// ftdi_bridge
module ftdi_bridge
#(
     parameter MODE             = "SYNC"
    ,parameter CLK_DIV          = 2
    ,parameter GP_OUTPUTS       = 32
    ,parameter GP_INPUTS        = 32
    ,parameter GPIO_ADDRESS     = 32'hf0000000
    ,parameter GP_IN_EVENT_MASK = 0
    ,parameter AXI_ID           = 0
)
(
     input           clk_i
    ,input           rst_i
    ,input           ftdi_rxf_i
    ,input           ftdi_txe_i
    ,input  [  7:0]  ftdi_data_in_i
    ,input           mem_awready_i
    ,input           mem_wready_i
    ,input           mem_bvalid_i
    ,input  [  1:0]  mem_bresp_i
    ,input  [  3:0]  mem_bid_i
    ,input           mem_arready_i
    ,input           mem_rvalid_i
    ,input  [ 31:0]  mem_rdata_i
    ,input  [  1:0]  mem_rresp_i
    ,input  [  3:0]  mem_rid_i
    ,input           mem_rlast_i
    ,input  [ 31:0]  gp_inputs_i
    ,output          ftdi_siwua_o
    ,output          ftdi_wrn_o
    ,output          ftdi_rdn_o
    ,output          ftdi_oen_o
    ,output [  7:0]  ftdi_data_out_o
    ,output          mem_awvalid_o
    ,output [ 31:0]  mem_awaddr_o
    ,output [  3:0]  mem_awid_o
    ,output [  7:0]  mem_awlen_o
    ,output [  1:0]  mem_awburst_o
    ,output          mem_wvalid_o
    ,output [ 31:0]  mem_wdata_o
    ,output [  3:0]  mem_wstrb_o
    ,output          mem_wlast_o
    ,output          mem_bready_o
    ,output          mem_arvalid_o
    ,output [ 31:0]  mem_araddr_o
    ,output [  3:0]  mem_arid_o
    ,output [  7:0]  mem_arlen_o
    ,output [  1:0]  mem_arburst_o
    ,output          mem_rready_o
    ,output [ 31:0]  gp_outputs_o
);
Size: about 3700 cells after synthesis, roughly 1200 flip-flops, roughly 270 I/O pins, ~0.051 mm² of cells after synthesis.
make LEC_CHECK=0 CAP_MARGIN=20 CORE_MARGIN=2 CORE_UTILIZATION=68 CTS_CLUSTER_SIZE=57 SLEW_MARGIN=20 finish   # period 3.5 ns
run.sh (not shown) runs the stock make flow with config.mk's settings and CLKGATE_MAP_FILE=.
The first run finished with negative setup slack left.
Rerun with:
--- a/flow/config.mk
+++ b/flow/config.mk
@@ -8,0 +9 @@
+export CORE_ASPECT_RATIO = 1.71
@@ -10,2 +11,2 @@
-export CORE_UTILIZATION = 68
-export CTS_CLUSTER_SIZE = 57
+export CORE_UTILIZATION = 40
+export SETUP_SLACK_MARGIN = -0.88
==> flow/constraint.sdc (replaced) <==
create_clock -name core_clock -period 10.0 [get_ports {clk_i}]
set_input_delay 2.0000 -clock core_clock [delete_from_list [all_inputs] [get_ports {clk_i}]]
set_output_delay 2.0000 -clock core_clock [all_outputs]
set_load 0.01 [all_outputs]
=> Now the flow completed without violations. Global-route usage came out lower by 17 points. Design area came out lower by a few percent. Cell count came out higher by a few percent. Die area came out higher by well over a third. Power came out lower by well over a third. Routed wire length came out higher by roughly a tenth. Maximum frequency came out lower by well over a third. Synthesized cell count is unchanged. Sequential cell count is unchanged.
Rerun with:
--- a/flow/config.mk
+++ b/flow/config.mk
@@ -9 +8,0 @@
-export CORE_ASPECT_RATIO = 1.71
@@ -11,2 +10,3 @@
-export CORE_UTILIZATION = 40
-export SETUP_SLACK_MARGIN = -0.88
+export CORE_UTILIZATION = 72
+export PLACE_DENSITY = 0.35
+export SETUP_SLACK_MARGIN = 2.08
==> flow/constraint.sdc (replaced) <==
create_clock -name core_clock -period 7.25 [get_ports {clk_i}]
set_input_delay 1.4500 -clock core_clock [delete_from_list [all_inputs] [get_ports {clk_i}]]
set_output_delay 1.4500 -clock core_clock [all_outputs]
set_load 0.01 [all_outputs]
The new run finished clean.
Utilization went up by 36 points.
Cell area decreases by a few percent.
Synthesized area does not change.
Wire length goes down by roughly a tenth.
Combinational power went up by a quarter to a third.
Via count rises by a few percent.
Synthesized cell count does not change.
First-iteration DRC count went up by well over a third.
Setup slack is worse by 2.4 ns.
Die size went down by well over a third.
Rerun with:
--- a/flow/config.mk
+++ b/flow/config.mk
@@ -10,3 +10,2 @@
-export CORE_UTILIZATION = 72
-export PLACE_DENSITY = 0.35
-export SETUP_SLACK_MARGIN = 2.08
+export CORE_UTILIZATION = 70
+export CTS_CLUSTER_SIZE = 32
==> flow/constraint.sdc (replaced) <==
create_clock -name core_clock -period 3.02 [get_ports {clk_i}]
set_input_delay 0.6040 -clock core_clock [delete_from_list [all_inputs] [get_ports {clk_i}]]
set_output_delay 0.6040 -clock core_clock [all_outputs]
set_load 0.01 [all_outputs]
=> Now the flow ended with an error in global routing; area after synthesis does not change; die size rose by a few percent; synthesized cell count stays the same.
Rerun with:
--- a/flow/config.mk
+++ b/flow/config.mk
@@ -10,2 +10 @@
-export CORE_UTILIZATION = 70
-export CTS_CLUSTER_SIZE = 32
+export CORE_UTILIZATION = 40
==> flow/constraint.sdc (replaced) <==
create_clock -name core_clock -period 5.43 [get_ports {clk_i}]
set_input_delay 1.0860 -clock core_clock [delete_from_list [all_inputs] [get_ports {clk_i}]]
set_output_delay 1.0860 -clock core_clock [all_outputs]
set_load 0.01 [all_outputs]
Result: This time the run ran to the end with no violations; synthesized area does not change; die size rose by 74%; synthesized cell count stays the same.
Rerun with:
--- a/flow/config.mk
+++ b/flow/config.mk
@@ -10 +10 @@
-export CORE_UTILIZATION = 40
+export CORE_UTILIZATION = 60
==> flow/constraint.sdc (replaced) <==
create_clock -name core_clock -period 4.42 [get_ports {clk_i}]
set_input_delay 0.8840 -clock core_clock [delete_from_list [all_inputs] [get_ports {clk_i}]]
set_output_delay 0.8840 -clock core_clock [all_outputs]
set_load 0.01 [all_outputs]
Effect:
- clock power increases by a quarter to a third
- die area went down by a quarter to a third
- setup slack gets worse by 0.68 ns

* * *

Starting RTL as in the previous note.
// ftdi_bridge
module ftdi_bridge
#(
     parameter MODE             = "SYNC"
    ,parameter CLK_DIV          = 2
    ,parameter GP_OUTPUTS       = 32
    ,parameter GP_INPUTS        = 32
    ,parameter GPIO_ADDRESS     = 32'hf0000000
    ,parameter GP_IN_EVENT_MASK = 0
    ,parameter AXI_ID           = 0
)
(
     input           clk_i
    ,input           rst_i
    ,input           ftdi_rxf_i
    ,input           ftdi_txe_i
    ,input  [  7:0]  ftdi_data_in_i
    ,input           mem_awready_i
    ,input           mem_wready_i
    ,input           mem_bvalid_i
    ,input  [  1:0]  mem_bresp_i
    ,input  [  3:0]  mem_bid_i
    ,input           mem_arready_i
    ,input           mem_rvalid_i
    ,input  [ 31:0]  mem_rdata_i
    ,input  [  1:0]  mem_rresp_i
    ,input  [  3:0]  mem_rid_i
    ,input           mem_rlast_i
    ,input  [ 31:0]  gp_inputs_i
    ,output          ftdi_siwua_o
    ,output          ftdi_wrn_o
    ,output          ftdi_rdn_o
    ,output          ftdi_oen_o
    ,output [  7:0]  ftdi_data_out_o
    ,output          mem_awvalid_o
    ,output [ 31:0]  mem_awaddr_o
    ,output [  3:0]  mem_awid_o
    ,output [  7:0]  mem_awlen_o
    ,output [  1:0]  mem_awburst_o
    ,output          mem_wvalid_o
    ,output [ 31:0]  mem_wdata_o
    ,output [  3:0]  mem_wstrb_o
    ,output          mem_wlast_o
    ,output          mem_bready_o
    ,output          mem_arvalid_o
    ,output [ 31:0]  mem_araddr_o
    ,output [  3:0]  mem_arid_o
    ,output [  7:0]  mem_arlen_o
    ,output [  1:0]  mem_arburst_o
    ,output          mem_rready_o
    ,output [ 31:0]  gp_outputs_o
);
clock: 4.28 ns
lec_check: 0
cap_margin: 20
cell_pad_in_sites_global_placement: 3
core_aspect_ratio: 0.5
core_margin: 2
core_utilization: 65
gpl_routability_driven: 1
max_routing_layer: met4
min_routing_layer: met1
place_density: 0.78
slew_margin: 0
The baseline died in global placement without I/O (3_1_place_gp_skip_io).
==> next run, changes <==
==> flow/config.mk (replaced) <==
export PLATFORM = sky130hd
export DESIGN_NAME = ftdi_bridge
export DESIGN_NICKNAME = ftdi_bridge
export VERILOG_FILES = /design/flow/design.v
export SDC_FILE = /design/flow/constraint.sdc
export NUM_CORES = 4
export LEC_CHECK = 0
export CAP_MARGIN = 20
export CORE_MARGIN = 2
export CORE_UTILIZATION = 13
export SLEW_MARGIN = 20
==> flow/constraint.sdc (replaced) <==
create_clock -name core_clock -period 12.0 [get_ports {clk_i}]
set_input_delay 2.4000 -clock core_clock [delete_from_list [all_inputs] [get_ports {clk_i}]]
set_output_delay 2.4000 -clock core_clock [all_outputs]
set_load 0.01 [all_outputs]
This time the run passed the timing, DRC and antenna checks.
Die size goes up to 4.9 times its value.
Area after synthesis stays the same.
Synthesized cell count does not change.
==> next run, changes <==
--- a/flow/config.mk
+++ b/flow/config.mk
@@ -9,3 +9,3 @@
 export CORE_MARGIN = 2
-export CORE_UTILIZATION = 13
+export CORE_UTILIZATION = 40
 export SLEW_MARGIN = 20
==> flow/constraint.sdc (replaced) <==
create_clock -name core_clock -period 10.0 [get_ports {clk_i}]
set_input_delay 2.0000 -clock core_clock [delete_from_list [all_inputs] [get_ports {clk_i}]]
set_output_delay 2.0000 -clock core_clock [all_outputs]
set_load 0.01 [all_outputs]
=> The new run finished with timing, DRC and antenna clean; synthesized area stays the same; register-to-register slack is worse by 2.2 ns; combinational power went up by 20%; total power went up by 22%; worst setup slack is worse by 1.9 ns; design area went down by 6.2%; worst hold slack is worse by 0.0035 ns; global-route usage went up by 19 points; die size went down by 67%; clock power went up by 27%.
Power figures rest on the tool's default switching activity, not on a simulated workload.
